==> inputs of zinc <==
Design ixu_mc_pipe, start of the top module:
module ixu_mc_pipe (
    input  wire         core_clock_i,
    input  wire         core_flush_i,
    input  wire  [17:0] data_i,
    input  wire         valid_i,
    output logic        busy_o,
    output wire  [ 5:0] rs1_o,
    output wire  [ 5:0] rs2_o,
    input  wire  [31:0] rs1_data_i,
    input  wire  [31:0] rs2_data_i,
    output wire  [ 4:0] rob_o,
    input  wire  [ 6:0] opcode_i,
    input  wire  [ 6:0] ins_type,
    input  wire         imm_i,
    input  wire  [31:0] immediate_i,
    input  wire  [ 5:0] dest_i,
    output logic [ 5:0] wakeup_dest,
    output logic        wakeup_valid,
    output logic [ 5:0] l_wakeup_dest,
    output logic        l_wakeup_valid,
    output logic [ 5:0] ixu_mc_ex_dest,
    output logic [31:0] ixu_mc_ex_data,
    output logic        ixu_mc_ex_valid,
    output logic [ 5:0] ixu_mc_wb_dest,
    output logic [31:0] ixu_mc_wb_data,
    output logic        ixu_mc_wb_valid,
    output wire  [ 4:0] pmu_ins_id_o,
    output wire         pmu_ins_valid_o
);
Settings: LEC_CHECK=0, ABC_AREA=0, CAP_MARGIN=20, CELL_PAD_IN_SITES_DETAIL_PLACEMENT=0, CORE_MARGIN=2, CORE_UTILIZATION=70, CTS_CLUSTER_SIZE=14, PLACE_DENSITY_LB_ADDON=0.24, SETUP_SLACK_MARGIN=0.72, SLEW_MARGIN=20, TNS_END_PERCENT=5; clock period 2.47 ns.
run.sh (not shown) runs the stock make flow with config.mk's settings and CLKGATE_MAP_FILE=.
==> ember: changes against zinc <==
Settings changed: ABC_AREA 0 to not set, CELL_PAD_IN_SITES_DETAIL_PLACEMENT 0 to not set, CORE_UTILIZATION 70 to 66, CTS_CLUSTER_SIZE 14 to 61, PLACE_DENSITY_LB_ADDON 0.24 to not set, SETUP_SLACK_MARGIN 0.72 to 0.4, TNS_END_PERCENT 5 to not set.
==> flow/constraint.sdc (replaced) <==
create_clock -name core_clock -period 8.19 [get_ports {core_clock_i}]
set_input_delay 1.6380 -clock core_clock [delete_from_list [all_inputs] [get_ports {core_clock_i}]]
set_output_delay 1.6380 -clock core_clock [all_outputs]
set_load 0.01 [all_outputs]
==> results_tabular.tex <==
% Implementation results table
\begin{tabular}{lr}
\hline
Metric & Value \\
\hline
\multicolumn{2}{l}{\textbf{Placement}} \\
\quad DP Wirelength & 221000 um \\
\quad Worst slack, placed & -6.14 ns \\
\multicolumn{2}{l}{\textbf{Floorplan}} \\
\quad Area of the die & 90200 um2 \\
\quad Vertical extent of the die & 300 um \\
\multicolumn{2}{l}{\textbf{Status}} \\
\quad Run status & aborted with a tool error \\
\quad First error line in the log & [ERROR GRT-0116] Global routing finished with congestion. Check the congestion regions in the DRC Viewer. \\
\quad Stage at which the flow ended & global routing (5\_1\_grt) \\
\multicolumn{2}{l}{\textbf{Global routing}} \\
\quad GRT Residual Overflow & 2181 \\
\hline
\end{tabular}
the above is filed under zinc

==> results_tabular.tex <==
% Yosys + OpenROAD metrics
\begin{tabular}{lr}
\hline
Metric & Value \\
\hline
\multicolumn{2}{l}{\textbf{Status}} \\
\quad Run status & finished with violations \\
\quad Blocking Checks & setup timing \\
\multicolumn{2}{l}{\textbf{Global routing}} \\
\quad GRT Residual Overflow & 0 \\
\multicolumn{2}{l}{\textbf{Floorplan}} \\
\quad Vertical extent of the die & 309 um \\
\quad Area of the die & 95500 um2 \\
\multicolumn{2}{l}{\textbf{Final timing}} \\
\quad Total setup violations reported at the end of the flow & 14 \\
\quad Worst path setup slack after routing & -0.569 ns \\
\multicolumn{2}{l}{\textbf{Yosys}} \\
\quad Post-synth top area cell & fa\_1 \\
\multicolumn{2}{l}{\textbf{Placement}} \\
\quad DP Wirelength & 192000 um \\
\hline
\end{tabular}
the above is filed under ember



==> quartz: inputs <==
Starting RTL as in the previous note.
make LEC_CHECK=0 ABC_AREA=0 CAP_MARGIN=20 CELL_PAD_IN_SITES_DETAIL_PLACEMENT=0 CORE_ASPECT_RATIO=1.48 CORE_MARGIN=2 CORE_UTILIZATION=72 CTS_CLUSTER_SIZE=85 PLACE_DENSITY=0.66 SETUP_SLACK_MARGIN=1.29 SLEW_MARGIN=20 finish   # period 9.04 ns
==> nickel: changes against quartz <==
- ABC_AREA: 0 -> unset
- CELL_PAD_IN_SITES_DETAIL_PLACEMENT: 0 -> unset
- CORE_ASPECT_RATIO: 1.48 -> unset
- CORE_UTILIZATION: 72 -> 40
- CTS_CLUSTER_SIZE: 85 -> unset
- PLACE_DENSITY: 0.66 -> unset
- SETUP_SLACK_MARGIN: 1.29 -> 0.4
==> flow/constraint.sdc (replaced) <==
create_clock -name core_clock -period 12.3 [get_ports {core_clock_i}]
set_input_delay 2.4600 -clock core_clock [delete_from_list [all_inputs] [get_ports {core_clock_i}]]
set_output_delay 2.4600 -clock core_clock [all_outputs]
set_load 0.01 [all_outputs]
==> results <==
|  | quartz | nickel |
|---|---|---|
| Outcome | did not finish | no timing/DRC/antenna violations |
| Failing step | global routing | - |
| Die Height | 359.4 um | 395.9 um |
| Hpwl dp | 202000 um | 179900 um |
| Placer congestion estimate | 1.077 | 1.015 |
| Minimum setup slack after placement | 0.1425 ns | 2.047 ns |
| Fp_density | 72.50% | 40.35% |
| Clock buffers created by TritonCTS | 31 | 39 |
| Total placed cells including tap cells | 8286 | 9084 |
| Resized cells post-CTS | 253 | 0 |
| Cell area after placement | 0.06548 mm^2 | 0.06555 mm^2 |
| Row count | 130 | 143 |
| Die Width | 244.1 um | 395.9 um |
| Deepest level of the CTS H-tree | 1 | 2 |
